==> design/flow/design.v <==
`default_nettype none
`timescale 1ns / 10ps
module alu(
    input [3:0] aluControl,
    input [31:0] aluIn1,
    input [31:0] aluIn2,
    output logic [31:0] aluRes,
    output wire isZero
);
  always_comb begin
    case (aluControl)
      4'b0000: aluRes = aluIn1 + aluIn2;
      4'b0001: aluRes = aluIn1 - aluIn2;
      4'b0011: aluRes = (aluIn1 | aluIn2);
      4'b0010: aluRes = (aluIn1 & aluIn2);
      4'b0110: aluRes = (aluIn1 ^ aluIn2);
      4'b0101: aluRes = {31'b0, {(($signed(aluIn1) < $signed(aluIn2)))}};
      4'b0111: aluRes = {31'b0, {(aluIn1 < aluIn2)}};
      4'b1000: aluRes = aluIn1 << aluIn2[4:0];
      4'b1001: aluRes = aluIn1 >> aluIn2[4:0];
      4'b1010: aluRes = $signed(aluIn1) >>> aluIn2[4:0];
      default: aluRes = 32'b0;
    endcase
  end
  assign isZero = (aluRes == 32'b0);
endmodule
`default_nettype none
`timescale 1ns / 10ps
module immgen (
    input [31:0] instr,
    output logic [31:0] imm
);
wire [31:0] Uimm = {instr[31], instr[30:12], {12{1'b0}}};
wire [31:0] Iimm = {{21{instr[31]}}, instr[30:20]};
wire [31:0] Simm = {{21{instr[31]}}, instr[30:25], instr[11:7]};
wire [31:0] Bimm = {{20{instr[31]}}, instr[7], instr[30:25], instr[11:8], 1'b0};
wire [31:0] Jimm = {{12{instr[31]}}, instr[19:12], instr[20], instr[30:21], 1'b0};
wire isALUimm = (instr[6:0] == 7'b0010011);   
wire isBranch = (instr[6:0] == 7'b1100011);   
wire isJALR = (instr[6:0] == 7'b1100111);   
wire isJAL = (instr[6:0] == 7'b1101111);   
wire isAUIPC = (instr[6:0] == 7'b0010111);   
wire isLUI = (instr[6:0] == 7'b0110111);   
wire isLoad = (instr[6:0] == 7'b0000011);   
wire isStore = (instr[6:0] == 7'b0100011);   
wire isUtype = isAUIPC || isLUI;
wire isItype = isALUimm || isJALR || isLoad;
wire isStype = isStore;
wire isBtype = isBranch;
wire isJtype = isJAL;
always_comb begin
    if (isUtype) imm = Uimm;
    else if (isItype) imm = Iimm;
    else if (isStype) imm = Simm;
    else if (isBtype) imm = Bimm;
    else if (isJtype) imm = Jimm;
    else imm = 32'b0;
end
endmodule
`default_nettype none
`timescale 1ns / 10ps
module regfile (
    input clk,
    input write_en,
    input [4:0] A1,
    input [4:0] A2,
    input [4:0] A3,
    input [31:0] WD,
    output wire [31:0] RD1,
    output wire [31:0] RD2
);
reg [31:0] RegisterFile [32];
assign RD1 = (A1 != 0) ? RegisterFile[A1] : 0;
assign RD2 = (A2 != 0) ? RegisterFile[A2] : 0;
always @(posedge clk) begin
    if((write_en) && (A3 != 32'b0)) begin
        RegisterFile[A3] <= WD;
    end
end
endmodule
`default_nettype none
`timescale 1ns / 10ps
module controller (
    input clk,
    input rst,
    input [6:0] opcode,
    input [2:0] funct3,
    input funct7_5,
    input aluIsZero,
    output logic PCWrite,
    output logic AdrSrc,
    output logic MemWrite,
    output logic IRWrite,
    output logic [1:0] ResultSrc,
    output logic [3:0] aluControl,
    output logic [1:0] ALUSrcB,
    output logic [1:0] ALUSrcA,
    output logic RegWrite
);
localparam FETCH = 5'd0, DECODE = 5'd1, MEMADR = 5'd2, MEMREAD = 5'd3, MEMWB = 5'd4,
MEMWRITE = 5'd5, EXECUTER = 5'd6, ALUWB = 5'd7, EXECUTEI = 5'd8, JAL = 5'd9,
JALR = 5'd10, LUI = 5'd11, AUIPC = 5'd12,
BEQ = 5'd13, BNE = 5'd14, BLT = 5'd15, BGE = 5'd16, BLTU = 5'd17, BGEU = 5'd18;
reg [4:0] state;
reg [4:0] next_state;
logic PCUpdate;
logic Branch;
logic BranchSel;
logic BranchCondition;
assign BranchCondition = BranchSel ? (!aluIsZero) : aluIsZero;
assign PCWrite = ((BranchCondition & Branch) || PCUpdate);
always @(posedge clk) begin
    if (rst)
        state <= FETCH;
    else
        state <= next_state;
end
always_comb begin
    case(state)
      FETCH:
        next_state = DECODE;
      DECODE: begin
        case(opcode)
          7'b0000011, 7'b0100011, 7'b1100111: next_state = MEMADR;
          7'b0110011: next_state = EXECUTER;
          7'b0010011: next_state = EXECUTEI;
          7'b1101111: next_state = JAL;
          7'b0110111: next_state = LUI;
          7'b0010111: next_state = AUIPC;
          7'b1100011: begin
            case(funct3)
              3'b000: next_state = BEQ;
              3'b001: next_state = BNE;
              3'b100: next_state = BLT;
              3'b101: next_state = BGE;
              3'b110: next_state = BLTU;
              3'b111: next_state = BGEU;
              default: next_state = DECODE;
            endcase
          end
          default: next_state = DECODE;
        endcase
      end
      MEMADR: begin
        case(opcode)
          7'b0000011: next_state = MEMREAD;
          7'b0100011: next_state = MEMWRITE;
          7'b1100111: next_state = JALR;
          default: next_state = MEMADR;
        endcase
      end
      EXECUTER, EXECUTEI, AUIPC, JAL, JALR: next_state = ALUWB;
      MEMREAD: next_state = MEMWB;
      MEMWRITE, MEMWB, ALUWB, LUI: next_state = FETCH;
      BEQ, BNE, BLT, BGE, BLTU, BGEU: next_state = FETCH;
      default: next_state = state;
    endcase
end
logic [1:0] ALUOp;
always_comb begin
    AdrSrc = 1'b0;
    ALUSrcA = 2'b00;
    ALUSrcB = 2'b00;
    ALUOp = 2'b00;
    ResultSrc = 2'b10;
    IRWrite = 1'b0;
    RegWrite = 1'b0;
    MemWrite = 1'b0;
    PCUpdate = 1'b0;
    Branch = 1'b0;
    BranchSel = 1'b0;
    case(state)
      FETCH: begin
        ALUSrcB = 2'b10;
        IRWrite = 1'b1;
        PCUpdate = 1'b1;
      end
      DECODE: begin
        ALUSrcA = 2'b01;
        ALUSrcB = 2'b01;
      end
      EXECUTER: begin
        ALUSrcA = 2'b10;
        ALUSrcB = 2'b00;
        ALUOp = 2'b10;
      end
      EXECUTEI: begin
        ALUSrcA = 2'b10;
        ALUSrcB = 2'b01;
        ALUOp = 2'b10;
      end
      LUI: begin
        ALUSrcA = 2'b11;
        ALUSrcB = 2'b01;
        ResultSrc = 2'b10;
        RegWrite = 1'b1;
      end
      AUIPC: begin
        ALUSrcA = 2'b01;
        ALUSrcB = 2'b01;
      end
      JAL: begin
        ALUSrcA = 2'b01;
        ALUSrcB = 2'b10;
        ResultSrc = 2'b00;
        PCUpdate = 1'b1;
      end
      ALUWB: begin
        ResultSrc = 2'b00;
        RegWrite = 1'b1;
        ALUSrcB = 2'b10;
      end
      JALR: begin
        ResultSrc = 2'b00;
        ALUSrcA = 2'b01;
        ALUSrcB = 2'b10;
        PCUpdate = 1'b1;
      end
      MEMADR: begin
        ALUSrcA = 2'b10;
        ALUSrcB = 2'b01;
      end
      MEMREAD: begin
        ALUSrcA = 2'b10;
        ALUSrcB = 2'b01;
        ResultSrc = 2'b00;
        AdrSrc = 1'b1;
      end
      MEMWRITE: begin
        ALUSrcA = 2'b10;
        ALUSrcB = 2'b01;
        ResultSrc = 2'b00;
        AdrSrc = 1'b1;
        MemWrite = 1'b1;
      end
      MEMWB: begin
        ALUSrcA = 2'b10;
        ALUSrcB = 2'b01;
        ResultSrc = 2'b01;
        RegWrite = 1'b1;
      end
      BEQ, BNE, BLT, BGE, BLTU, BGEU: begin
        ALUSrcA = 2'b10;
        ALUSrcB = 2'b00;
        ALUOp = 2'b01;
        ResultSrc = 2'b00;
        Branch = 1'b1;
        BranchSel = (state == BNE) || (state == BLT) || (state == BLTU);
      end
      default: ;
    endcase
end
always_comb begin
    case(ALUOp)
      2'b00: aluControl = 4'b0000;
      2'b01: begin
        case(funct3)
          3'b000, 3'b001: aluControl = 4'b0001;  
          3'b100, 3'b101: aluControl = 4'b0101;  
          3'b110, 3'b111: aluControl = 4'b0111;  
          default: aluControl = 4'b0000;
        endcase
      end
      2'b10: begin
        case(funct3)
          3'b000: begin
            if({opcode[5], funct7_5} == 2'b11) begin
              aluControl = 4'b0001;
            end else begin
              aluControl = 4'b0000;
            end
          end
          3'b101: begin
            if(funct7_5 == 1'b1) begin
              aluControl = 4'b1010;
            end else begin
              aluControl = 4'b1001;
            end
          end
          3'b001: aluControl = 4'b1000;
          3'b010: aluControl = 4'b0101;
          3'b011: aluControl = 4'b0111;
          3'b100: aluControl = 4'b0110;
          3'b110: aluControl = 4'b0011;
          3'b111: aluControl = 4'b0010;
          default: aluControl = 4'b0000;
        endcase
      end
      default: aluControl = 4'b0000;
    endcase
end
endmodule
`default_nettype none
`timescale 1ns / 10ps
module rv32i_mc (
    input clk,
    input rst,
    output wire [31:0] mem_addr,
    output wire [3:0] mem_wstrb,
    output wire [31:0] mem_wdata,
    input [31:0] mem_rdata
);
reg [31:0] pc;
always @(posedge clk) begin
  if(rst) begin
    pc <= 32'h1000;
  end else if(PCWrite) begin
    pc <= res;
  end
end
wire [31:0] Adr;
wire [31:0] instr;
wire [31:0] data;
reg decode;
reg [31:0] ir;
always @(posedge clk) begin
  decode <= IRWrite;
  if(decode) begin
    ir <= mem_rdata;
  end
end
assign instr = decode ? mem_rdata : ir;
wire [2:0] funct3 = instr[14:12];
wire [1:0] ld_off = aluOut[1:0];
wire [15:0] ld_half = ld_off[1] ? mem_rdata[31:16] : mem_rdata[15:0];
logic [7:0] ld_byte;
always_comb begin
  case (ld_off)
    2'b00: ld_byte = mem_rdata[7:0];
    2'b01: ld_byte = mem_rdata[15:8];
    2'b10: ld_byte = mem_rdata[23:16];
    default: ld_byte = mem_rdata[31:24];
  endcase
end
assign data = funct3[1] ? mem_rdata :
              funct3[0] ? {{16{ld_half[15] & ~funct3[2]}}, ld_half} :
                          {{24{ld_byte[7] & ~funct3[2]}}, ld_byte};
wire [1:0] st_off = Adr[1:0];
logic [3:0] st_strb;
always_comb begin
  if (funct3[1]) st_strb = 4'b1111;
  else if (funct3[0]) st_strb = st_off[1] ? 4'b1100 : 4'b0011;
  else st_strb = 4'b0001 << st_off;
end
assign mem_wstrb = MemWrite ? st_strb : 4'b0000;
assign mem_wdata = funct3[1] ? B :
                   funct3[0] ? {2{B[15:0]}} :
                               {4{B[7:0]}};
assign mem_addr = Adr;
assign Adr = AdrSrc ? res : pc;
reg [31:0] oldpc;
always @(posedge clk) begin
  if(IRWrite) begin
    oldpc <= pc;
  end
end
wire [31:0] imm;
immgen immgen (
  .instr(instr),
  .imm(imm)
);
wire [4:0] A1 = instr[19:15];
wire [4:0] A2 = instr[24:20];
wire [4:0] A3 = instr[11:7];
wire [31:0] RD1;
wire [31:0] RD2;
regfile regfile (
  .clk(clk),
  .write_en(RegWrite),
  .A1(A1),
  .A2(A2),
  .A3(A3),
  .WD(res),
  .RD1(RD1),
  .RD2(RD2)
);
reg [31:0] A;
reg [31:0] B;
always @(posedge clk) begin
  A <= RD1;
  B <= RD2;
end
logic [31:0] aluIn1;
logic [31:0] aluIn2;
wire [31:0] aluRes;
wire isZero;
always_comb begin
  case (ALUSrcA)
    2'b00: aluIn1 = pc;
    2'b01: aluIn1 = oldpc;
    2'b10: aluIn1 = A;
    default: aluIn1 = 0;
  endcase
  case (ALUSrcB)
    2'b00: aluIn2 = B;
    2'b01: aluIn2 = imm;
    2'b10: aluIn2 = 32'd4;
    2'b11: aluIn2 = aluOut;
    default: aluIn2 = 0;
  endcase
end
alu alu (
  .aluControl(aluControl),
  .aluIn1(aluIn1),
  .aluIn2(aluIn2),
  .aluRes(aluRes),
  .isZero(isZero)
);
reg [31:0] aluOut;
always @(posedge clk) begin
  aluOut <= aluRes;
end
logic [31:0] res;
always_comb begin
  case (ResultSrc)
    2'b00: res = aluOut;
    2'b01: res = data;
    2'b10: res = aluRes;
    default: res = 0;
  endcase
end
wire PCWrite;
wire AdrSrc;
wire MemWrite;
wire IRWrite;
wire [1:0] ResultSrc;
wire [3:0] aluControl;
wire [1:0] ALUSrcB;
wire [1:0] ALUSrcA;
wire RegWrite;
controller controller (
  .clk(clk),
  .rst(rst),
  .opcode(instr[6:0]),
  .funct3(instr[14:12]),
  .funct7_5(instr[30]),
  .aluIsZero(isZero),
  .PCWrite(PCWrite),
  .AdrSrc(AdrSrc),
  .MemWrite(MemWrite),
  .IRWrite(IRWrite),
  .ResultSrc(ResultSrc),
  .aluControl(aluControl),
  .ALUSrcB(ALUSrcB),
  .ALUSrcA(ALUSrcA),
  .RegWrite(RegWrite)
);
endmodule
==> design/flow/run.sh <==
#!/bin/bash
# the make line also repeats each setting of config.mk as NAME=value (left out here)
make -C /OpenROAD-flow-scripts/flow DESIGN_CONFIG=/design/flow/config.mk WORK_HOME=/design/flow/orfs CLKGATE_MAP_FILE= finish
==> design/flow/config.mk <==
export PLATFORM = sky130hd
export DESIGN_NAME = rv32i_mc
export DESIGN_NICKNAME = rv32i_mc
export VERILOG_FILES = /design/flow/design.v
export SDC_FILE = /design/flow/constraint.sdc
export NUM_CORES = 4
export LEC_CHECK = 0
export CAP_MARGIN = 20
export CORE_MARGIN = 2
export CORE_UTILIZATION = 66
export SLEW_MARGIN = 20
==> design/flow/constraint.sdc <==
create_clock -name core_clock -period 5.88 [get_ports {clk}]
set_input_delay 1.1760 -clock core_clock [delete_from_list [all_inputs] [get_ports {clk}]]
set_output_delay 1.1760 -clock core_clock [all_outputs]
set_load 0.01 [all_outputs]
==> results of run 1 <==
[metal layers]
metal  overflow  track usage
met4          5        0.757
met5          0        0.376
met3          4        0.657
met2          1        0.935
met1          0        0.788
[metrics by stage]
stage          utilization  hold WS, ns  cells  setup TNS [ns]
2_1_floorplan            -        0.438   7341         -152.83
3_3_place_gp         0.775        0.491   9445        -1184.04
3_5_place_dp         0.775        0.506   9445        -1285.99
4_1_cts              0.834        0.533   9728         -103.47
[repair_timing]
action,CTS
buffers inserted,61
setup endpoints to repair,999
hold buffers,0
gates cloned,9
pin swaps,161
gates resized,477
==> results_dict.tcl, run 1 <==
# collected from the flow reports
set metrics [dict create \
    ys_types 120 \
    cts_sinks 1236 \
    syn_area_mm2 0.0687 \
    top_cells_by_count "nand2_1, edfxtp_1, nand3_1" \
    hpwl_mm 212 \
    grtUsageTotal 0.785 \
    syn_avg_cell_area_um2 9.40 \
    fp-row-count 118 \
    top_cells_by_area "edfxtp_1, nand2_1, nand3_1, dfxtp_1, a311oi_1" \
    edf_count 1056 \
    yosysChipArea_mm2 0.0687 \
    status "aborted with a tool error" \
    gr-total-overflow 10 \
    haltStage "5_1_grt" \
    fp.dieH_um 327 \
    die_w_um 327 \
    async_flop_share 0 \
    ys_top_logic_family "simple AND/OR/NAND/NOR gates" \
    cts_buffer_depth 3 \
    yosys_cells 7310 \
    ys_sh_aoi 0.141 \
    synth_area_leader_cell "edfxtp_1" \
    postSynthCellCount 7310 \
    tool.error "[ERROR GRT-0116] Global routing finished with congestion. Check the congestion regions in the DRC Viewer." \
    adder_share 0.0186 \
    mux_share 0.0473 \
    die_area_mm2 0.107 \
    xor_share 0.00255 \
    initial_core_util 0.665 \
    numCtsBuffers 117 \
    core-area_mm2 0.103 \
    synth_top_cell_by_count "nand2_1" \
    cts-root-buf "clkbuf_16" \
    placed_cell_area_mm2 0.0801 \
    gp_congestion 1.19 \
    top_area_frac 0.462 \
    portBuffers 101 \
    htree_levels 3 \
    synth.ff_latch_count 1236 \
    yosys_warnings 5 \
    io_pins 102 \
    ys_seq_frac 0.514 \
    pre_cts_ws_ns -2.91 \
    ys_sh_simple 0.233 \
    synthFlopType "edfxtp_1" \
]
==> inputs of run 2 (changes only) <==
- CAP_MARGIN: 20 -> 25
- CELL_PAD_IN_SITES_GLOBAL_PLACEMENT: default -> 0
- CORE_UTILIZATION: 66 -> 70
- GPL_ROUTABILITY_DRIVEN: default -> 1
- GPL_TIMING_DRIVEN: default -> 1
- PLACE_DENSITY_LB_ADDON: default -> 0.01
- SETUP_SLACK_MARGIN: default -> -0.09
- TNS_END_PERCENT: default -> 40
- clock period: 5.88 -> 7.98 ns (I/O delays scaled with it)
==> run 2 against run 1 <==
The run again fails in 5_1_grt. Synthesized cell count unchanged. Area after synthesis stayed put. Die area shrank 5.6%.
==> results_dict.tcl, run 2 <==
# collected from the flow reports
set metrics [dict create \
    htree_levels 3 \
    synth.ff_latch_count 1236 \
    yosys_warnings 5 \
    cts_hold_buf 0 \
    synth_top_cell_by_count "nand2_1" \
    mux_share 0.0473 \
    top_cells_by_area "edfxtp_1, nand2_1, nand3_1, dfxtp_1, a311oi_1" \
    ys_types 120 \
    hpwl_mm 206 \
    initial_core_util 0.708 \
    yosys_cells 7310 \
    synthFlopType "edfxtp_1" \
    ys_top_logic_family "simple AND/OR/NAND/NOR gates" \
    io_pins 102 \
    status "aborted with a tool error" \
    async_flop_share 0 \
    ys_sh_simple 0.233 \
    die_w_um 317 \
    postSynthCellCount 7310 \
    pre_cts_ws_ns -1.32 \
    top_area_frac 0.462 \
    adder_share 0.0186 \
    portBuffers 101 \
    fp.dieH_um 317 \
    haltStage "5_1_grt" \
    fp-row-count 114 \
    syn_avg_cell_area_um2 9.40 \
    yosysChipArea_mm2 0.0687 \
    ys_sh_aoi 0.141 \
    xor_share 0.00255 \
    cts_sinks 1236 \
    syn_area_mm2 0.0687 \
    edf_count 1056 \
    cts-root-buf "clkbuf_16" \
    gp_congestion 1.28 \
    die_area_mm2 0.101 \
    synth_area_leader_cell "edfxtp_1" \
    ys_seq_frac 0.514 \
    core-area_mm2 0.0970 \
    numCtsBuffers 116 \
    cts_buffer_depth 3 \
    top_cells_by_count "nand2_1, edfxtp_1, nand3_1" \
]
==> run 2: stage by stage <==
| step | total power, mW | instance area, µm² | util | hold WS, ns | cells |
|---|---|---|---|---|---|
| after detailed placement | 16.1 | 77600 | 0.800 | 0.492 | 9106 |
| after global placement | 15.9 | 77600 | 0.800 | 0.475 | 9104 |
| after floorplan | 12.2 | 69200 | - | 0.438 | 7341 |
| after CTS | 22.2 | 82700 | 0.852 | 0.515 | 9370 |
==> run 2: repair_timing <==
item                                    in CTS
pin swaps                                  101
endpoints found under the setup margin      36
gates resized                              298
setup buffers                               47
cloned                                       0
==> inputs of run 3 (changes only) <==
- CORE_UTILIZATION: 70 -> 61
- PLACE_DENSITY: default -> 0.6
- PLACE_DENSITY_LB_ADDON: 0.01 -> default
- TNS_END_PERCENT: 40 -> 5
- clock period: 7.98 -> 6.57 ns (I/O delays scaled with it)
==> run 3 against run 2 <==
The flow again stops in 5_1_grt. Die area increased by 15%. Area after synthesis unchanged. Synthesized cell count is the same.
==> results_dict.tcl, run 3 <==
# collected from the flow reports
set metrics [dict create \
    status "aborted with a tool error" \
    haltStage "5_1_grt" \
    tool.error "[ERROR GRT-0232] Routing congestion too high. Check the congestion heatmap in the GUI." \
    cts_hold_buf 0 \
    htree_levels 3 \
    ys_top_logic_family "simple AND/OR/NAND/NOR gates" \
    synth_top_cell_by_count "nand2_1" \
    grtUsageTotal 0.758 \
    yosysChipArea_mm2 0.0687 \
    cts_buffer_depth 3 \
    ys_sh_aoi 0.141 \
    cts-root-buf "clkbuf_16" \
    edf_count 1056 \
    synth_area_leader_cell "edfxtp_1" \
    xor_share 0.00255 \
    gr-total-overflow 77 \
    ys_sh_simple 0.233 \
    fp.dieH_um 340 \
    postSynthCellCount 7310 \
    numCtsBuffers 113 \
    io_pins 102 \
    top_cells_by_count "nand2_1, edfxtp_1, nand3_1" \
    ys_types 120 \
    top_area_frac 0.462 \
    initial_core_util 0.613 \
    syn_avg_cell_area_um2 9.40 \
    adder_share 0.0186 \
    mux_share 0.0473 \
    placed_cell_area_mm2 0.0804 \
    syn_area_mm2 0.0687 \
    core-area_mm2 0.112 \
    yosys_warnings 5 \
    die_w_um 340 \
    die_area_mm2 0.115 \
    synthFlopType "edfxtp_1" \
    async_flop_share 0 \
    synth.ff_latch_count 1236 \
    cts_sinks 1236 \
    fp-row-count 123 \
    gp_congestion 1.16 \
    ys_seq_frac 0.514 \
    place_inst 9591 \
    portBuffers 101 \
    hpwl_mm 230 \
    top_cells_by_area "edfxtp_1, nand2_1, nand3_1, dfxtp_1, a311oi_1" \
    yosys_cells 7310 \
]
-- run 3: what timing repair did --
action,in CTS
pin swaps,155
setup endpoints to repair,484
resized,409
gates cloned,1
buffers inserted,68
-- run 3: routing by layer --
metal,track usage,overflow
met1,0.760,2
met2,0.922,41
met3,0.591,3
met4,0.783,30
met5,0.271,1
-- run 3: stage by stage --
stage,power [mW],setup WS (ns)
2_1_floorplan,14.9,-1.28
3_3_place_gp,20.6,-2.96
3_5_place_dp,20.8,-2.64
4_1_cts,28.1,-1.36
==> inputs of run 4 (changes only) <==
- CAP_MARGIN: 25 -> 20
- CELL_PAD_IN_SITES_GLOBAL_PLACEMENT: 0 -> default
- CORE_MARGIN: 2 -> 10
- CORE_UTILIZATION: 61 -> 43
- GPL_ROUTABILITY_DRIVEN: 1 -> default
- GPL_TIMING_DRIVEN: 1 -> default
- PLACE_DENSITY: 0.6 -> default
- SETUP_SLACK_MARGIN: -0.09 -> default
- TNS_END_PERCENT: 5 -> default
- clock period: 6.57 -> 19.4 ns (I/O delays scaled with it)
==> run 4 against run 3 <==
The run now finishes clean. Die area is 53% higher. Area after synthesis did not move. Synthesized cell count did not move.
==> results_dict.tcl, run 4 <==
# collected from the flow reports
set metrics [dict create \
    regToRegSetupSlack_ns 10.14 \
    viasPerCell 6.75 \
    ys_sh_simple 0.233 \
    yosysChipArea_mm2 0.0687 \
    top_area_frac 0.462 \
    cp.arrival_ns 12.08 \
    gp_congestion 1.05 \
    ys_types 120 \
    min_path_cells 0 \
    first_pass_iters 7 \
    drv_slew 0 \
    clock_power_share 0.304 \
    worstHoldStart "pc[21]" \
    synth_top_cell_by_count "nand2_1" \
    p_leak_nw 27.9 \
    period_needed_ns 15.96 \
    finalSetupTns_ns 0 \
    antenna_left 0 \
    start_kind "input pin" \
    powerSeq_mw 3.51 \
    fp-row-count 146 \
    final-hold-violation-count 0 \
    grt_pass1_wl_mm 448 \
    maxSlewHeadroom 0.218 \
    ys_sh_aoi 0.141 \
    crit_fanout 34 \
    num_vias 63500 \
    ys_seq_frac 0.514 \
    rsz0062_at_grt "no" \
    cts_hold_buf 0 \
    die_w_um 420 \
    yosys_cells 7310 \
    crit_end "mem_wstrb[0]" \
    warnings 117 \
    p_per_area_mw_per_mm2 117 \
    clock_net_power_mw 2.76 \
    p_comb_frac 0.309 \
    holdPathEnd "oldpc[21]" \
    htree_levels 4 \
    vdd_drop_max_mv 0.0930 \
    cts_tree "built" \
    critical_path_class "input pin to primary output" \
    core-area_mm2 0.159 \
    numCtsBuffers 141 \
    adder_share 0.0186 \
    cp-startpoint "mem_rdata[5]" \
    clk_pin_slew_ns 0.06 \
    async_flop_share 0 \
    comb_area_mm2 0.0312 \
    top_cells_by_count "nand2_1, edfxtp_1, nand3_1" \
    syn_avg_cell_area_um2 9.40 \
    grt_pass1_vias 58800 \
    power_frac_seq 0.387 \
    cts_sinks 1236 \
    critical_path_required_ns 15.52 \
    reg2reg_depth 24 \
    drt_iter0_drc 9226 \
    p_sw_frac 0.373 \
    grt_max_degree 149 \
    cts-root-buf "clkbuf_16" \
    p_sw_mw 3.38 \
    fmax_mhz 62.7 \
    synth_area_leader_cell "edfxtp_1" \
    top_cells_by_area "edfxtp_1, nand2_1, nand3_1, dfxtp_1, a311oi_1" \
    design_area_mm2 0.0772 \
    clk_latency_ns 0.84 \
    wl_mm 323 \
    mux_share 0.0473 \
    finalClockPeriodUsage 0.823 \
    fp.dieH_um 420 \
    hold_path_class "register to register" \
    cts_resized 0 \
    status "complete, no violations" \
    rr_startpoint "decode" \
    placed_cell_area_mm2 0.0724 \
    wl_per_cell_um 34.3 \
    ys_top_logic_family "simple AND/OR/NAND/NOR gates" \
    clock_skew_ns 0.0594 \
    portBuffers 101 \
    cp.depth 26 \
    initial_core_util 0.433 \
    die_area_mm2 0.176 \
    yosys_warnings 5 \
    p_comb_mw 2.80 \
    max_stage_delay_ns 0.72 \
    postSynthCellCount 7310 \
    cts_buffer_depth 3 \
    hpwl_mm 205 \
    cts_setup_buffers 0 \
    area_delta_synth_final_pct 12.4 \
    fin_nets 7345 \
    grtUsageTotal 0.353 \
    setup-violations-final 0 \
    critPathSlowestCell "o21ai_4" \
    antenna_found_initial 6 \
    gr-total-overflow 0 \
    p_int_mw 5.69 \
    largestPowerGroup "registers" \
    critPathTopFamily "AND-OR/OR-AND gates" \
    synth.ff_latch_count 1236 \
    crit_buf_inv 3 \
    xor_share 0.00255 \
    nFillCells 14500 \
    io_pins 102 \
    r2r-end "pc[8]" \
    post-route-drc-count 0 \
    drv_cap 0 \
    seqCellArea_mm2 0.0353 \
    worst_setup_path_end_kind "primary output" \
    syn_area_mm2 0.0687 \
    synthFlopType "edfxtp_1" \
    worst_slew_pin_slew_ns 1.17 \
    edf_count 1056 \
]
[run 4: area by class of cell]
cell class | instances | share of cell area
flip-flops and latches | 1236 | 0.457
diodes | 10 | 0.000324
multi-input cells | 5370 | 0.404
clock buffers | 202 | 0.0514
repair buffers | 311 | 0.0357
clock inverters | 60 | 0.0101
well taps | 2072 | 0.0336
inverters | 150 | 0.00775
[run 4: layer usage]
layer	track usage	wire, µm	vias up
met3	0.0815	36100	937
li1	-	-	26700
met5	0	15	-
met1	0.454	121000	31400
met2	0.532	140000	4448
met4	0.234	25300	2
[run 4: metrics by stage]
stage                     power, mW  instances  utilization  hold WS (ns)  setup WS, ns
after CTS                      8.97       9398        0.486         0.494          3.69
after detailed placement       6.23       9136        0.456         0.472          3.75
after floorplan                4.99       7341            -         0.438          4.78
after global placement         6.23       9134        0.456         0.468          3.39
after global routing           9.30       9402        0.487         0.509          2.88
final                          9.07       9411        0.487         0.489          3.44
==> inputs of run 5 (changes only) <==
- CELL_PAD_IN_SITES_DETAIL_PLACEMENT: default -> 1
- CORE_MARGIN: 10 -> 2
- CORE_UTILIZATION: 43 -> 26
- CTS_CLUSTER_SIZE: default -> 19
- MAX_ROUTING_LAYER: default -> met4
- SLEW_MARGIN: 20 -> 0
- clock period: 19.4 -> 12.0 ns (I/O delays scaled with it)
==> run 5 against run 4 <==
Clock skew fell by 0.019 ns. Core utilization is 18 points lower. Cell count rose by 18%. Critical path type unchanged. Largest power group unchanged.
==> results_dict.tcl, run 5 <==
# collected from the flow reports
set metrics [dict create \
    powerSeq_mw 5.73 \
    holdPathEnd "oldpc[23]" \
    rsz0062_at_grt "no" \
    drt_iter0_drc 8824 \
    grt_pass1_wl_mm 513 \
    warnings 114 \
    cts_buffer_depth 3 \
    fin_nets 7579 \
    reg2reg_depth 29 \
    mux_share 0.0473 \
    crit_buf_inv 7 \
    adder_share 0.0186 \
    gr-total-overflow 0 \
    wl_mm 369 \
    antenna_left 0 \
    rr_startpoint "controller.state[10]" \
    critical_path_required_ns 9.60 \
    clk_pin_slew_ns 0.05 \
    hold_slack_ns 0.488 \
    clock_skew_ns 0.0408 \
    fmax_mhz 85.2 \
    vdd_drop_max_mv 0.195 \
    synth_area_leader_cell "edfxtp_1" \
    p_int_mw 9.32 \
    syn_area_mm2 0.0687 \
    syn_avg_cell_area_um2 9.40 \
    max_stage_delay_ns 0.54 \
    yosysChipArea_mm2 0.0687 \
    ys_seq_frac 0.514 \
    synth.ff_latch_count 1236 \
    finalClockPeriodUsage 0.978 \
    cp-startpoint "mem_rdata[4]" \
    post-route-drc-count 0 \
    antenna_found_initial 23 \
    viasPerCell 5.95 \
    xor_share 0.00255 \
    ys_top_logic_family "simple AND/OR/NAND/NOR gates" \
    cts_hold_buf 0 \
    p_total_mw 15.3 \
    nFillCells 30000 \
    hpwl_mm 248 \
    placed_cell_area_mm2 0.0760 \
    maxSlewHeadroom 0.178 \
    num_vias 66000 \
    critPathTopFamily "AND-OR/OR-AND gates" \
    drv_slew 0 \
    cp.arrival_ns 9.34 \
    edf_count 1056 \
    clk_latency_ns 0.83 \
    critPathSlowestCell "clkdlybuf4s50_1" \
    largestPowerGroup "registers" \
    fp-row-count 188 \
    area_delta_synth_final_pct 17.6 \
    cp.depth 30 \
    cts_sinks 1236 \
    yosys_warnings 5 \
    p_per_area_mw_per_mm2 189 \
    io_pins 102 \
    worst_slew_pin_slew_ns 1.23 \
    cts_tree "built" \
    power_frac_seq 0.375 \
    grt_max_degree 160 \
    async_flop_share 0 \
    setup-violations-final 0 \
    top_area_frac 0.462 \
    wl_per_cell_um 33.3 \
    numCtsBuffers 142 \
    r2r-end "pc[24]" \
    period_needed_ns 11.74 \
    htree_levels 4 \
    portBuffers 101 \
    design_area_mm2 0.0808 \
    finalSetupTns_ns 0 \
    p_comb_frac 0.337 \
    grt_pass1_vias 66400 \
    die_w_um 518 \
    cp_common_cell "a21oi_1" \
    min_path_cells 0 \
    die_area_mm2 0.268 \
    first_pass_iters 6 \
    top_cells_by_area "edfxtp_1, nand2_1, nand3_1, dfxtp_1, a311oi_1" \
    ys_sh_aoi 0.141 \
    worst_setup_path_end_kind "primary output" \
    hold_path_class "register to register" \
    fp.dieH_um 518 \
    p_comb_mw 5.15 \
    drv_cap 0 \
    worstHoldStart "pc[23]" \
    gp_congestion 1.06 \
    crit_fanout 6 \
    start_kind "input pin" \
    p_sw_mw 5.95 \
    final-hold-violation-count 0 \
    clock_net_power_mw 4.39 \
    initial_core_util 0.262 \
    core-area_mm2 0.263 \
    postSynthCellCount 7310 \
    status "complete, no violations" \
    ys_types 120 \
    clock_power_share 0.287 \
    p_sw_frac 0.390 \
    top_cells_by_count "nand2_1, edfxtp_1, nand3_1" \
    synth_top_cell_by_count "nand2_1" \
    critical_path_class "input pin to primary output" \
    crit_end "mem_addr[22]" \
    synthFlopType "edfxtp_1" \
    grtUsageTotal 0.273 \
    p_leak_nw 29.1 \
    yosys_cells 7310 \
    cts-root-buf "clkbuf_16" \
    ys_sh_simple 0.233 \
    regToRegSetupSlack_ns 3.31 \
]
-- run 5: cell type report --
type,instances,area [µm²],area share
clock buffer,189,3850,0.0477
clock inverter,72,764,0.00946
inverter,150,598,0.00740
tap,3515,4400,0.0544
multi-input combinational,5370,31200,0.386
timing repair buffer,544,4640,0.0574
antenna,17,42.5,0.000527
sequential,1236,35300,0.437
-- run 5: through the flow --
| step | worst slack (ns) | std cells | util |
|---|---|---|---|
| floorplan | 0.342 | 7341 | - |
| global placement | 0.138 | 10800 | 0.289 |
| detailed placement | 0.199 | 10800 | 0.290 |
| CTS | 0.173 | 11100 | 0.307 |
| global route | 0.00305 | 11100 | 0.308 |
| finish | 0.263 | 11100 | 0.308 |
-- run 5: per-layer routing --
layer | routed length, µm | part of all wire | global-route usage
met5 | 0 | 0 | -
met4 | 29000 | 0.078 | 0.177
met3 | 34100 | 0.092 | 0.0511
met2 | 164000 | 0.44 | 0.411
met1 | 142000 | 0.39 | 0.334
-- run 5: repair_timing --
action                                  CTS  global route
setup buffers                             0             0
endpoints found under the setup margin    0            14
hold endpoints to repair                  0             0
resized                                   0             4
==> inputs of run 6 (changes only) <==
- CORE_UTILIZATION: 26 -> 40
- CTS_CLUSTER_SIZE: 19 -> default
- SLEW_MARGIN: 0 -> 20
==> run 6 against run 5 <==
Clock-buffer cell count grew 13. Critical path depth decreased by 4. Largest power group unchanged. Die area shrank 35%. Via count is 0.13% higher. Cell count decreased by 12%. Clock power is 2% higher. Core utilization increased by 15 points. Largest cell class unchanged. Global-route usage is 15 points higher.
==> results_dict.tcl, run 6 <==
# collected from the flow reports
set metrics [dict create \
    clock_power_share 0.296 \
    edf_count 1056 \
    adder_share 0.0186 \
    mux_share 0.0473 \
    core-area_mm2 0.171 \
    num_vias 66100 \
    status "complete, no violations" \
    finalSetupTns_ns 0 \
    viasPerCell 6.76 \
    final-hold-violation-count 0 \
    crit_end "mem_addr[30]" \
    grt_pass1_wl_mm 513 \
    ys_sh_aoi 0.141 \
    hold_path_class "register to register" \
    numCtsBuffers 141 \
    syn_avg_cell_area_um2 9.40 \
    stdcell_count 9783 \
    warnings 125 \
    portBuffers 101 \
    r2r-end "pc[12]" \
    drv_slew 0 \
    fmax_mhz 86.1 \
    comb_area_mm2 0.0312 \
    fp-row-count 152 \
    xor_share 0.00255 \
    post-route-drc-count 0 \
    grt_pass1_vias 66400 \
    p_comb_mw 4.97 \
    final_core_util 0.462 \
    critPathSlowestCell "clkdlybuf4s50_1" \
    critical_path_class "input pin to primary output" \
    cp_common_cell "a21oi_1" \
    holdPathEnd "oldpc[17]" \
    clock_net_power_mw 4.49 \
    ys_types 120 \
    antenna_found_initial 26 \
    synth_area_leader_cell "edfxtp_1" \
    yosysChipArea_mm2 0.0687 \
    drv_cap 0 \
    initial_core_util 0.401 \
    worst_slew_pin_slew_ns 1.21 \
    cp.depth 26 \
    clock_skew_ns 0.0379 \
    powerSeq_mw 5.71 \
    max_stage_delay_ns 0.57 \
    die_w_um 418 \
    critPathTopFamily "AND-OR/OR-AND gates" \
    syn_area_mm2 0.0687 \
    hpwl_mm 241 \
    p_sw_frac 0.379 \
    p_leak_nw 29.0 \
    first_pass_iters 8 \
    die_area_mm2 0.175 \
    power_frac_seq 0.376 \
    antenna_left 0 \
    top_cells_by_count "nand2_1, edfxtp_1, nand3_1" \
    cts_setup_buffers 0 \
    cp-startpoint "mem_rdata[3]" \
    maxSlewHeadroom 0.187 \
    nFillCells 19100 \
    cts-root-buf "clkbuf_16" \
    ys_top_logic_family "simple AND/OR/NAND/NOR gates" \
    vdd_drop_max_mv 0.175 \
    top_cells_by_area "edfxtp_1, nand2_1, nand3_1, dfxtp_1, a311oi_1" \
    largestPowerGroup "registers" \
    yosys_warnings 5 \
    cp.arrival_ns 9.21 \
    p_per_area_mw_per_mm2 192 \
    grtUsageTotal 0.426 \
    worstHoldStart "pc[17]" \
    start_kind "input pin" \
    min_path_cells 0 \
    period_needed_ns 11.61 \
    rr_startpoint "controller.state[10]" \
    regToRegSetupSlack_ns 2.89 \
    crit_fanout 7 \
    synth.ff_latch_count 1236 \
    wl_mm 369 \
    htree_levels 4 \
    fp.dieH_um 418 \
    io_pins 102 \
    gp_congestion 1.16 \
    ys_sh_simple 0.233 \
    fin_nets 7552 \
    cts_buffer_depth 3 \
    cts_hold_buf 0 \
    p_int_mw 9.41 \
    grt_max_degree 172 \
    cts_sinks 1236 \
    rsz0062_at_grt "no" \
    worst_setup_path_end_kind "primary output" \
    gr-total-overflow 0 \
    cts_tree "built" \
    synthFlopType "edfxtp_1" \
    critical_path_required_ns 9.60 \
    reg2reg_depth 25 \
    async_flop_share 0 \
    clk_latency_ns 0.83 \
    wl_per_cell_um 37.7 \
    drt_iter0_drc 8664 \
    synth_top_cell_by_count "nand2_1" \
    p_total_mw 15.2 \
    setup-violations-final 0 \
    p_sw_mw 5.75 \
    clk_pin_slew_ns 0.06 \
    place_inst 9504 \
    finalClockPeriodUsage 0.967 \
    area_delta_synth_final_pct 15.2 \
    seqCellArea_mm2 0.0353 \
    postSynthCellCount 7310 \
    top_area_frac 0.462 \
    yosys_cells 7310 \
    crit_buf_inv 5 \
    ys_seq_frac 0.514 \
    p_comb_frac 0.328 \
]
run 6: per-layer routing:
| layer | GRT usage | share of wire | up-vias |
|---|---|---|---|
| met4 | 0.333 | 0.092 | 0 |
| met2 | 0.642 | 0.45 | 4360 |
| met1 | 0.502 | 0.36 | 33500 |
| met3 | 0.0804 | 0.093 | 1173 |
| li1 | - | - | 27100 |
| met5 | - | 0 | - |
run 6: cell type report:
cell class,instances,share of cell area
Antenna cell,16,0.000506
Clock buffer,202,0.0501
Clock inverter,58,0.00939
Inverter,150,0.00756
Multi-Input combinational cell,5370,0.395
Sequential cell,1236,0.446
Tap cell,2233,0.0353
Timing Repair Buffer,518,0.0563
run 6: timing repair:
item | CTS | global route
pin swaps | 0 | 0
gates cloned | 0 | 0
setup endpoints to repair | 1 | 12
resized | 1 | 7
run 6: per-stage QoR:
stage	hold slack [ns]	worst slack (ns)	cell area (µm²)
2_1_floorplan	0.438	0.342	68800
3_3_place_gp	0.472	0.00311	74300
3_5_place_dp	0.475	-0.105	74300
4_1_cts	0.493	0.150	79000
5_1_grt	0.510	0.0357	79100
6_report	0.496	0.391	79100
==> inputs of run 7 (changes only) <==
- CAP_MARGIN: 20 -> 25
- CELL_PAD_IN_SITES_DETAIL_PLACEMENT: 1 -> default
- CELL_PAD_IN_SITES_GLOBAL_PLACEMENT: default -> 3
- CORE_UTILIZATION: 40 -> 27
- GPL_ROUTABILITY_DRIVEN: default -> 0
- GPL_TIMING_DRIVEN: default -> 1
- MAX_ROUTING_LAYER: met4 -> default
- PLACE_DENSITY_LB_ADDON: default -> 0.01
- SETUP_SLACK_MARGIN: default -> -0.09
- TNS_END_PERCENT: default -> 40
- clock period: 12.0 -> 7.98 ns (I/O delays scaled with it)
==> run 7 against run 6 <==
Via count decreased by 0.51%. Sequential share of layout area decreased by 4.9 points. Combinational power increased by 88%. Setup slack got worse by 0.91 ns. The layout now fails its checks (negative setup slack). Total power increased by 66%. Global-route usage decreased by 12 points. Clock power increased by 61%. Critical path type unchanged. First-iteration DRC count decreased by 14%. Die area increased by 48%. Worst hold slack got worse by 0.0059 ns.
==> results_dict.tcl, run 7 <==
# collected from the flow reports
set metrics [dict create \
    use_met1 0.433 \
    worstHoldStart "pc[24]" \
    clock_power_share 0.288 \
    p_sw_mw 9.52 \
    cts_hold_buf 0 \
    warnings 110 \
    post-route-drc-count 0 \
    worst_setup_path_end_kind "primary output" \
    grt.busiest_layer "met2" \
    syn_avg_cell_area_um2 9.40 \
    cts_sinks 1236 \
    cts_tree "built" \
    rr_startpoint "controller.state[10]" \
    top_cells_by_area "edfxtp_1, nand2_1, nand3_1, dfxtp_1, a311oi_1" \
    mux_share 0.0473 \
    synth_top_cell_by_count "nand2_1" \
    crit_fanout 5 \
    hold_path_class "register to register" \
    viasPerCell 5.63 \
    die_w_um 508 \
    setup-violations-final 34 \
    finalWorstSetupSlack_ns -0.514 \
    die_area_mm2 0.259 \
    holdPathEnd "oldpc[24]" \
    first_pass_iters 6 \
    core-area_mm2 0.253 \
    p_int_mw 15.6 \
    edf_count 1056 \
    powerSeq_mw 8.56 \
    antenna_found_initial 37 \
    portBuffers 101 \
    cts_buffer_depth 3 \
    ys_sh_simple 0.233 \
    cp.depth 28 \
    num_vias 65800 \
    yosys_warnings 5 \
    cp-startpoint "mem_rdata[3]" \
    ys_sh_aoi 0.141 \
    cp_common_cell "buf_6" \
    wl_per_cell_um 34.7 \
    critPathSlowestCell "o41a_1" \
    critPathTopFamily "AND-OR/OR-AND gates" \
    numCtsBuffers 158 \
    final_core_util 0.351 \
    top_cells_by_count "nand2_1, edfxtp_1, nand3_1" \
    wl_mm 406 \
    so.violations "negative setup slack" \
    hpwl_mm 276 \
    fmax_mhz 118 \
    clk_latency_ns 0.83 \
    met2_usage 0.480 \
    crit_buf_inv 7 \
    p_total_mw 25.1 \
    gr-total-overflow 0 \
    fp.dieH_um 508 \
    fin_nets 8327 \
    p_comb_frac 0.371 \
    clk_pin_slew_ns 0.06 \
    initial_core_util 0.271 \
    status "finished with violations" \
    vdd_drop_max_mv 0.244 \
    cts-root-buf "clkbuf_16" \
    min_path_cells 0 \
    antenna_left 0 \
    cp.arrival_ns 6.90 \
    ys_types 120 \
    p_per_area_mw_per_mm2 283 \
    yosysChipArea_mm2 0.0687 \
    grt_pass1_vias 63700 \
    drv_cap 0 \
    period_needed_ns 8.49 \
    p_sw_frac 0.379 \
    reg2reg_depth 29 \
    async_flop_share 0 \
    drt_iter0_drc 7417 \
    p_leak_nw 33.6 \
    synth_area_leader_cell "edfxtp_1" \
    grtUsageTotal 0.307 \
    placed_cell_area_mm2 0.0820 \
    drv_slew 0 \
    use_met3 0.0425 \
    finalClockPeriodUsage 1.06 \
    clock_net_power_mw 7.25 \
    critical_path_class "input pin to primary output" \
    nFillCells 25800 \
    top_area_frac 0.462 \
    io_pins 102 \
    design_area_mm2 0.0889 \
    r2r-end "pc[31]" \
    regToRegSetupSlack_ns 0.59 \
    critical_path_required_ns 6.38 \
    maxSlewHeadroom 0.253 \
    max_stage_delay_ns 0.48 \
    htree_levels 4 \
    p_comb_mw 9.33 \
    yosys_cells 7310 \
    grt_pass1_wl_mm 552 \
    fp-row-count 185 \
    largestPowerGroup "combinational logic" \
    hold_slack_ns 0.490 \
    grt_max_degree 123 \
    ys_top_logic_family "simple AND/OR/NAND/NOR gates" \
    comb_area_mm2 0.0325 \
    rsz0062_at_grt "yes" \
    worst_slew_pin_slew_ns 1.12 \
    start_kind "input pin" \
    seqCellArea_mm2 0.0353 \
    syn_area_mm2 0.0687 \
    synth.ff_latch_count 1236 \
    adder_share 0.0186 \
    final-hold-violation-count 0 \
    power_frac_seq 0.340 \
    crit_end "mem_addr[30]" \
    area_delta_synth_final_pct 29.4 \
    ys_seq_frac 0.514 \
    xor_share 0.00255 \
    clock_skew_ns 0.0688 \
    postSynthCellCount 7310 \
    synthFlopType "edfxtp_1" \
]
run 7: final cells by class:
type	count	area share
repair buffers	1276	0.124
flip-flops and latches	1236	0.397
diodes	8	0.000225
multi-input cells	5370	0.366
well taps	3366	0.0474
inverters	150	0.00682
clock inverters	86	0.00985
clock buffers	203	0.0485
run 7: through the flow:
| stage | TNS (ns) | cells | setup slack [ns] |
|---|---|---|---|
| after floorplan | -2.78 | 7341 | -0.437 |
| after global placement | -73.19 | 11300 | -1.82 |
| after detailed placement | -73.99 | 11300 | -1.73 |
| after CTS | -10.12 | 11700 | -0.522 |
| after global routing | -14.45 | 11700 | -0.631 |
| final | -9.72 | 11700 | -0.514 |
run 7: routing by layer:
metal,share of wire,wire length [µm]
met5,0.00020,82
met4,0.038,15400
met3,0.064,26100
met2,0.45,181000
met1,0.45,183000
run 7: repair_timing:
action	in CTS	in global routing
gates resized	348	90
endpoints found under the setup margin	50	36
setup buffers	49	17
pin swaps	115	77
==> inputs of run 8 (changes only) <==
- CELL_PAD_IN_SITES_GLOBAL_PLACEMENT: 3 -> 0
- CORE_UTILIZATION: 27 -> 71
- GPL_ROUTABILITY_DRIVEN: 0 -> 1
- MAX_ROUTING_LAYER: default -> met4
- SETUP_SLACK_MARGIN: -0.09 -> 3.49
- clock period: 7.98 -> 12.0 ns (I/O delays scaled with it)
==> run 8 against run 7 <==
Synthesized cell count is the same. Area after synthesis is the same. The run now fails in 5_1_grt. Die area shrank 62%.
==> results_dict.tcl, run 8 <==
# collected from the flow reports
set metrics [dict create \
    ys_sh_simple 0.233 \
    die_w_um 315 \
    cts_hold_buf 0 \
    yosys_cells 7310 \
    ys_types 120 \
    initial_core_util 0.714 \
    gp_congestion 1.38 \
    ys_top_logic_family "simple AND/OR/NAND/NOR gates" \
    edf_count 1056 \
    cts-root-buf "clkbuf_16" \
    ys_sh_aoi 0.141 \
    ys_seq_frac 0.514 \
    xor_share 0.00255 \
    die_area_mm2 0.0993 \
    yosysChipArea_mm2 0.0687 \
    adder_share 0.0186 \
    synth_area_leader_cell "edfxtp_1" \
    gr-total-overflow 139 \
    synth.ff_latch_count 1236 \
    postSynthCellCount 7310 \
    top_cells_by_count "nand2_1, edfxtp_1, nand3_1" \
    syn_area_mm2 0.0687 \
    synthFlopType "edfxtp_1" \
    status "aborted with a tool error" \
    cts_sinks 1236 \
    portBuffers 101 \
    haltStage "5_1_grt" \
    grtUsageTotal 0.811 \
    io_pins 102 \
    syn_avg_cell_area_um2 9.40 \
    top_area_frac 0.462 \
    cts_buffer_depth 3 \
    mux_share 0.0473 \
    yosys_warnings 5 \
    top_cells_by_area "edfxtp_1, nand2_1, nand3_1, dfxtp_1, a311oi_1" \
    synth_top_cell_by_count "nand2_1" \
    tool.error "[ERROR GRT-0232] Routing congestion too high. Check the congestion heatmap in the GUI." \
    async_flop_share 0 \
    core-area_mm2 0.0963 \
    htree_levels 3 \
    numCtsBuffers 116 \
    fp-row-count 114 \
    hpwl_mm 196 \
    fp.dieH_um 315 \
]
[run 8: metal layers]
layer | GRT overflow | GRT usage
met1 | 3 | 0.830
met2 | 68 | 0.924
met3 | 7 | 0.667
met4 | 61 | 0.756
met5 | - | -
[run 8: through the flow]
stage,instance area (µm²),setup WS [ns],instances,utilization
4_1_cts,78100,1.84,8709,0.811
3_5_place_dp,72100,0.527,8387,0.749
3_3_place_gp,71900,0.571,8377,0.747
2_1_floorplan,69500,1.98,7341,-
[run 8: timing repair]
item	in CTS
setup endpoints to repair	100
cloned	2
buffers inserted	101
hold endpoints to repair	0
gates resized	450
pin swaps	142
==> inputs of run 9 (changes only) <==
- CAP_MARGIN: 25 -> 20
- CELL_PAD_IN_SITES_GLOBAL_PLACEMENT: 0 -> default
- CORE_UTILIZATION: 71 -> 56
- GPL_ROUTABILITY_DRIVEN: 1 -> default
- GPL_TIMING_DRIVEN: 1 -> default
- MAX_ROUTING_LAYER: met4 -> default
- PLACE_DENSITY_LB_ADDON: 0.01 -> default
- SETUP_SLACK_MARGIN: 3.49 -> 2.3
- TNS_END_PERCENT: 40 -> default
- clock period: 12.0 -> 8.39 ns (I/O delays scaled with it)
==> run 9 against run 8 <==
The layout now fails its checks (max-capacitance violations, max-slew violations, negative setup slack). Synthesized cell count is the same. Die area grew 26%. Area after synthesis did not move.
==> results_dict.tcl, run 9 <==
# collected from the flow reports
set metrics [dict create \
    status "finished with violations" \
    so.violations "max-capacitance violations, max-slew violations, negative setup slack" \
    worstHoldStart "pc[3]" \
    rr_startpoint "controller.state[4]" \
    drv_slew 3 \
    critical_path_required_ns 6.71 \
    cp.arrival_ns 7.20 \
    xor_share 0.00255 \
    worst_setup_path_end_kind "primary output" \
    finalWorstSetupSlack_ns -0.487 \
    post-route-drc-count 0 \
    htree_levels 4 \
    async_flop_share 0 \
    portBuffers 101 \
    syn_area_mm2 0.0687 \
    regToRegSetupSlack_ns 0.61 \
    grt_max_degree 189 \
    clock_skew_ns 0.0547 \
    crit_buf_inv 5 \
    cts_sinks 1236 \
    crit_end "mem_addr[31]" \
    setup-violations-final 24 \
    clk_latency_ns 0.82 \
    hold_slack_ns 0.540 \
    synth_area_leader_cell "edfxtp_1" \
    critical_path_class "register to primary output" \
    fmax_mhz 113 \
    vdd_drop_max_mv 0.252 \
    gp_congestion 1.15 \
    finalClockPeriodUsage 1.06 \
    p_per_area_mw_per_mm2 268 \
    postSynthCellCount 7310 \
    yosysChipArea_mm2 0.0687 \
    first_pass_iters 12 \
    grt_pass1_wl_mm 478 \
    ys_seq_frac 0.514 \
    fp-row-count 128 \
    wl_per_cell_um 35.1 \
    grt_pass1_vias 67000 \
    top_cells_by_count "nand2_1, edfxtp_1, nand3_1" \
    initial_core_util 0.564 \
    io_pins 102 \
    synthFlopType "edfxtp_1" \
    cts-root-buf "clkbuf_16" \
    reg2reg_depth 37 \
    antenna_found_initial 22 \
    hpwl_mm 219 \
    gr-total-overflow 0 \
    clock_power_share 0.253 \
    syn_avg_cell_area_um2 9.40 \
    clock_net_power_mw 5.99 \
    numCtsBuffers 131 \
    critPathSlowestCell "a21oi_1" \
    p_total_mw 23.6 \
    top_area_frac 0.462 \
    adder_share 0.0186 \
    synth_top_cell_by_count "nand2_1" \
    r2r-end "pc[22]" \
    ys_types 120 \
    final-hold-violation-count 0 \
    viasPerCell 7.28 \
    p_comb_mw 9.46 \
    period_needed_ns 8.88 \
    p_sw_mw 8.95 \
    powerSeq_mw 8.21 \
    cts_buffer_depth 3 \
    worstPathCellList "nor3_1, nand4_1, buf_4, buf_4, a21oi_1, a21oi_1, inv_1, ha_1, nor2_1, and3_1, nor2b_1, a31oi_4, a21o_1, a21oi_2, nor2_2, o31ai_2, buf_4, nand3_2, nand4_1, nor2_2, o32ai_4, mux2_4, buf_6" \
    fin_nets 8355 \
    drv_cap 1 \
    mux_share 0.0473 \
    die_w_um 354 \
    fp.dieH_um 354 \
    cts_hold_buf 0 \
    antenna_left 0 \
    power_frac_seq 0.347 \
    cp_common_cell "buf_4" \
    rsz0062_at_grt "yes" \
    cp.depth 23 \
    yosys_cells 7310 \
    largestPowerGroup "combinational logic" \
    yosys_warnings 5 \
    max_stage_delay_ns 1.44 \
    num_vias 72600 \
    holdPathEnd "oldpc[3]" \
    core-area_mm2 0.122 \
    ys_sh_aoi 0.141 \
    warnings 139 \
    ys_sh_simple 0.233 \
    min_path_cells 0 \
    cp-startpoint "controller.state[5]" \
    p_comb_frac 0.400 \
    top_cells_by_area "edfxtp_1, nand2_1, nand3_1, dfxtp_1, a311oi_1" \
    p_int_mw 14.7 \
    synth.ff_latch_count 1236 \
    p_sw_frac 0.379 \
    crit_fanout 32 \
    p_leak_nw 33.9 \
    worst_slew_pin_slew_ns 1.85 \
    start_kind "register" \
    clk_pin_slew_ns 0.06 \
    drt_iter0_drc 15300 \
    ys_top_logic_family "simple AND/OR/NAND/NOR gates" \
    critPathTopFamily "AND-OR/OR-AND gates" \
    die_area_mm2 0.126 \
    wl_mm 350 \
    maxSlewHeadroom -0.231 \
    hold_path_class "register to register" \
    cts_tree "built" \
    grtUsageTotal 0.530 \
    edf_count 1056 \
    area_delta_synth_final_pct 28.2 \
]
run 9: per-stage QoR:
step / area [µm²] / setup TNS (ns) / instances / worst slack, ns / util
finish: 88100 / -6.06 / 9974 / -0.487 / 0.724
global route: 88100 / -7.65 / 9955 / -0.492 / 0.723
floorplan: 69500 / -0.197 / 7341 / -0.190 / -
global placement: 79100 / -77.92 / 9548 / -1.68 / 0.650
CTS: 86500 / -2.93 / 9888 / -0.264 / 0.711
detailed placement: 79200 / -77.50 / 9552 / -1.76 / 0.651
run 9: area by class of cell:
type / instances / area (µm²)
Sequential cell: 1236 / 35300
Multi-Input combinational cell: 5370 / 33600
Fill cell: 8097 / 33600
Timing Repair Buffer: 1331 / 12000
Clock buffer: 185 / 3710
Tap cell: 1625 / 2030
Clock inverter: 56 / 677
Inverter: 150 / 646
Antenna cell: 21 / 52.6
run 9: timing repair:
item                        CTS  global route
pin swaps                   239           174
setup endpoints to repair  1113           920
gates resized               615           184
cloned                       10            12
setup buffers                85            51
run 9: metal layers:
layer	routed length, µm	track usage	vias up	part of all wire
li1	-	-	28700	-
met4	40900	0.436	16	0.12
met2	145000	0.778	7844	0.41
met3	56000	0.185	2452	0.16
met1	108000	0.629	33600	0.31
met5	175	0.00528	-	0.00050
==> inputs of run 10 (changes only) <==
- CORE_UTILIZATION: 56 -> 66
- GPL_ROUTABILITY_DRIVEN: default -> 1
- GPL_TIMING_DRIVEN: default -> 0
- MIN_ROUTING_LAYER: default -> met2
- PLACE_DENSITY_LB_ADDON: default -> 0.05
- SETUP_SLACK_MARGIN: 2.3 -> default
- SLEW_MARGIN: 20 -> 5
- TNS_END_PERCENT: default -> 40
- clock period: 8.39 -> 10.1 ns (I/O delays scaled with it)
==> run 10 against run 9 <==
The run now fails in 5_1_grt. Area after synthesis is the same. Die area decreased by 15%. Synthesized cell count is the same.
==> results_dict.tcl, run 10 <==
# collected from the flow reports
set metrics [dict create \
    ys_top_logic_family "simple AND/OR/NAND/NOR gates" \
    core-area_mm2 0.103 \
    pre_cts_ws_ns -3.56 \
    haltStage "5_1_grt" \
    tool.error "[ERROR GRT-0116] Global routing finished with congestion. Check the congestion regions in the DRC Viewer." \
    cts_sinks 1236 \
    fp.dieH_um 327 \
    ys_types 120 \
    synth_top_cell_by_count "nand2_1" \
    die_area_mm2 0.107 \
    mux_share 0.0473 \
    ys_sh_simple 0.233 \
    die_w_um 327 \
    top_cells_by_area "edfxtp_1, nand2_1, nand3_1, dfxtp_1, a311oi_1" \
    gr-total-overflow 5728 \
    grtUsageTotal 1.05 \
    cts-root-buf "clkbuf_16" \
    yosys_warnings 5 \
    portBuffers 100 \
    ys_sh_aoi 0.141 \
    edf_count 1056 \
    ys_seq_frac 0.514 \
    xor_share 0.00255 \
    syn_avg_cell_area_um2 9.40 \
    status "aborted with a tool error" \
    numCtsBuffers 132 \
    gp_congestion 1.97 \
    synth_area_leader_cell "edfxtp_1" \
    yosysChipArea_mm2 0.0687 \
    postSynthCellCount 7310 \
    io_pins 102 \
    top_cells_by_count "nand2_1, edfxtp_1, nand3_1" \
    adder_share 0.0186 \
    async_flop_share 0 \
    syn_area_mm2 0.0687 \
    yosys_cells 7310 \
    cts_buffer_depth 3 \
    htree_levels 4 \
    initial_core_util 0.665 \
    hpwl_mm 256 \
    synthFlopType "edfxtp_1" \
    fp-row-count 118 \
    synth.ff_latch_count 1236 \
    top_area_frac 0.462 \
]
[run 10: per-layer routing]
| metal | global-route usage | overflow |
|---|---|---|
| met1 | - | - |
| met2 | 1.02 | 1630 |
| met3 | 1.13 | 2796 |
| met4 | 0.992 | 910 |
| met5 | 1.06 | 392 |
[run 10: stage by stage]
step / std cells / cell area, µm² / hold slack (ns) / power (mW)
CTS: 9201 / 79300 / 0.487 / 17.9
global placement: 8821 / 71600 / 0.465 / 12.5
detailed placement: 8921 / 74000 / 0.473 / 13.0
floorplan: 7341 / 68800 / 0.438 / 9.59
[run 10: what timing repair did]
item                                    in CTS
gates resized                              246
hold buffers                                 0
endpoints found under the setup margin     299
buffers inserted                            63
pin swaps                                   53
cloned                                       1
==> inputs of run 11 (changes only) <==
- ABC_AREA: default -> 1
- CAP_MARGIN: 20 -> 0
- CELL_PAD_IN_SITES_GLOBAL_PLACEMENT: default -> 3
- CORE_MARGIN: 2 -> 6
- CORE_UTILIZATION: 66 -> 53
- CTS_CLUSTER_DIAMETER: default -> 245
- CTS_CLUSTER_SIZE: default -> 32
- GPL_ROUTABILITY_DRIVEN: 1 -> default
- GPL_TIMING_DRIVEN: 0 -> default
- HOLD_SLACK_MARGIN: default -> -0.07
- MAX_ROUTING_LAYER: default -> met4
- MIN_ROUTING_LAYER: met2 -> default
- PLACE_DENSITY_LB_ADDON: 0.05 -> 0.09
- SETUP_SLACK_MARGIN: default -> -0.14
- SLEW_MARGIN: 5 -> 20
- TNS_END_PERCENT: 40 -> 65
- clock period: 10.1 -> 8.64 ns (I/O delays scaled with it)
==> run 11 against run 10 <==
The flow stops in 3_1_place_gp_skip_io. Synthesized cell count grew 13%. Area after synthesis is 0.64% higher. Die area increased by 31%.
==> results_dict.tcl, run 11 <==
# collected from the flow reports
set metrics [dict create \
    status "aborted with a tool error" \
    haltStage "3_1_place_gp_skip_io" \
    tool.error "[ERROR FLW-0024] Place density exceeds 1.0 (current PLACE_DENSITY_LB_ADDON =  0.09). Please check if the value of  PLACE_DENSITY_LB_ADDON is between 0 and 0.99." \
    ys_top_logic_family "simple AND/OR/NAND/NOR gates" \
    async_flop_share 0 \
    ys_types 63 \
    top_cells_by_area "edfxtp_1, nand2_1, o21ai_0, nand3_1, dfxtp_1" \
    mux_share 0 \
    adder_share 0.0185 \
    ys_sh_simple 0.199 \
    die_w_um 373 \
    postSynthCellCount 8242 \
    ys_seq_frac 0.511 \
    syn_area_mm2 0.0691 \
    die_area_mm2 0.139 \
    yosysChipArea_mm2 0.0691 \
    fp-row-count 132 \
    yosys_warnings 5 \
    fp.dieH_um 373 \
    edf_count 1056 \
    synthFlopType "edfxtp_1" \
    synth.ff_latch_count 1236 \
    top_cells_by_count "nand2_1, edfxtp_1, o21ai_0" \
    ys_sh_aoi 0.192 \
    syn_avg_cell_area_um2 8.39 \
    top_area_frac 0.459 \
    synth_area_leader_cell "edfxtp_1" \
    synth_top_cell_by_count "nand2_1" \
    xor_share 0.00165 \
    core-area_mm2 0.129 \
    initial_core_util 0.534 \
    yosys_cells 8242 \
]
==> inputs of run 12 (changes only) <==
- ABC_AREA: 1 -> default
- CAP_MARGIN: 0 -> 25
- CELL_PAD_IN_SITES_GLOBAL_PLACEMENT: 3 -> 0
- CORE_MARGIN: 6 -> 2
- CORE_UTILIZATION: 53 -> 56
- CTS_CLUSTER_DIAMETER: 245 -> default
- CTS_CLUSTER_SIZE: 32 -> default
- GPL_ROUTABILITY_DRIVEN: default -> 1
- GPL_TIMING_DRIVEN: default -> 1
- HOLD_SLACK_MARGIN: -0.07 -> default
- MAX_ROUTING_LAYER: met4 -> default
- PLACE_DENSITY_LB_ADDON: 0.09 -> 0.07
- SETUP_SLACK_MARGIN: -0.14 -> -0.09
- TNS_END_PERCENT: 65 -> default
- clock period: 8.64 -> 6.53 ns (I/O delays scaled with it)
==> run 12 against run 11 <==
The layout now fails its checks (negative setup slack). Area after synthesis is 0.64% lower. Die area shrank 9.9%. Synthesized cell count fell by 11%.
==> results_dict.tcl, run 12 <==
# collected from the flow reports
set metrics [dict create \
    status "finished with violations" \
    so.violations "negative setup slack" \
    edf_count 1056 \
    grt_pass1_vias 67100 \
    regToRegSetupSlack_ns -0.80 \
    viasPerCell 7.05 \
    p_comb_mw 11.6 \
    largestPowerGroup "combinational logic" \
    start_kind "register" \
    holdPathEnd "ir[0]" \
    finalSetupTns_ns -66.91 \
    xor_share 0.00255 \
    cp_common_cell "buf_4" \
    ys_sh_aoi 0.141 \
    post-route-drc-count 0 \
    clk_pin_slew_ns 0.07 \
    powerSeq_mw 10.4 \
    fp-row-count 128 \
    die_w_um 354 \
    nFillCells 8605 \
    grt_max_degree 173 \
    hold_path_class "register to register" \
    p_sw_frac 0.378 \
    antenna_found_initial 16 \
    clock_power_share 0.238 \
    cts-root-buf "clkbuf_16" \
    ys_types 120 \
    htree_levels 3 \
    critPathSlowestCell "or4_4" \
    drt_iter0_drc 14200 \
    period_needed_ns 8.04 \
    min_path_cells 1 \
    p_per_area_mw_per_mm2 330 \
    cts_tree "built" \
    core-area_mm2 0.122 \
    maxSlewHeadroom 0.193 \
    critical_path_class "register to primary output" \
    critical_path_required_ns 5.22 \
    initial_core_util 0.564 \
    hpwl_mm 217 \
    cp.depth 29 \
    syn_avg_cell_area_um2 9.40 \
    synth_area_leader_cell "edfxtp_1" \
    cp.arrival_ns 6.73 \
    finalClockPeriodUsage 1.23 \
    wl_per_cell_um 32.8 \
    num_vias 70800 \
    synthFlopType "edfxtp_1" \
    r2r-end "pc[24]" \
    max_stage_delay_ns 0.58 \
    crit_buf_inv 10 \
    reg2reg_depth 35 \
    finalWorstSetupSlack_ns -1.51 \
    gr-total-overflow 0 \
    rsz0062_at_grt "yes" \
    ys_seq_frac 0.514 \
    worst_slew_pin_slew_ns 1.21 \
    fmax_mhz 124 \
    yosys_warnings 5 \
    area_delta_synth_final_pct 27.3 \
    grtUsageTotal 0.507 \
    clk_latency_ns 0.81 \
    setup-violations-final 68 \
    placed_cell_area_mm2 0.0806 \
    crit_end "mem_addr[27]" \
    clock_skew_ns 0.103 \
    rr_startpoint "controller.state[4]" \
    ys_sh_simple 0.233 \
    mux_share 0.0473 \
    synth_top_cell_by_count "nand2_1" \
    syn_area_mm2 0.0687 \
    p_comb_frac 0.401 \
    top_cells_by_count "nand2_1, edfxtp_1, nand3_1" \
    antenna_left 0 \
    final-hold-violation-count 0 \
    top_area_frac 0.462 \
    adder_share 0.0186 \
    gp_congestion 1.15 \
    grt_pass1_wl_mm 462 \
    numCtsBuffers 120 \
    fin_nets 8450 \
    cp-startpoint "controller.state[4]" \
    clock_net_power_mw 6.88 \
    yosys_cells 7310 \
    postSynthCellCount 7310 \
    top_cells_by_area "edfxtp_1, nand2_1, nand3_1, dfxtp_1, a311oi_1" \
    drv_cap 0 \
    critPathTopFamily "AND-OR/OR-AND gates" \
    worstHoldStart "ir[0]" \
    async_flop_share 0 \
    cts_hold_buf 0 \
    p_sw_mw 10.9 \
    die_area_mm2 0.126 \
    warnings 124 \
    power_frac_seq 0.360 \
    p_int_mw 18.0 \
    portBuffers 101 \
    worst_setup_path_end_kind "primary output" \
    yosysChipArea_mm2 0.0687 \
    wl_mm 329 \
    ys_top_logic_family "simple AND/OR/NAND/NOR gates" \
    vdd_drop_max_mv 0.352 \
    drv_slew 0 \
    p_leak_nw 33.8 \
    fp.dieH_um 354 \
    cts_sinks 1236 \
    design_area_mm2 0.0875 \
    io_pins 102 \
    crit_fanout 5 \
    synth.ff_latch_count 1236 \
    first_pass_iters 9 \
    cts_buffer_depth 3 \
]
==> run 12: routing by layer <==
layer	GRT usage	wire (µm)	vias up
li1	-	-	28900
met1	0.632	107000	33200
met2	0.743	139000	6963
met3	0.165	52300	1828
met4	0.369	30900	10
met5	0	74	-
==> run 12: layout make-up <==
class,instances,area (µm²),share of cell area
sequential,1236,35300,0.404
multi-input combinational,5370,33400,0.382
timing repair buffer,1437,12300,0.141
clock buffer,157,3190,0.0365
tap,1625,2030,0.0232
inverter,150,607,0.00694
clock inverter,70,606,0.00692
antenna,2,5.00,0.0000572
==> run 12: timing repair <==
| action | 4_1_cts | 5_1_grt |
|---|---|---|
| cloned | 4 | 2 |
| endpoints found under the setup margin | 352 | 68 |
| buffers inserted | 95 | 38 |
| pin swaps | 159 | 115 |
| gates resized | 496 | 139 |
==> run 12: per-stage QoR <==
step                setup slack (ns)  power [mW]  hold slack, ns  utilization  instances
floorplan                      -1.31        15.0           0.438            -       7341
detailed placement             -2.53        20.6           0.501        0.662       9697
CTS                            -1.37        27.9           0.516        0.711      10000
global route                   -1.63        29.4           0.536        0.719      10000
global placement               -2.48        20.5           0.494        0.662       9696
finish                         -1.51        28.9           0.522        0.719      10000
Power is estimated from default activity; no workload was simulated.
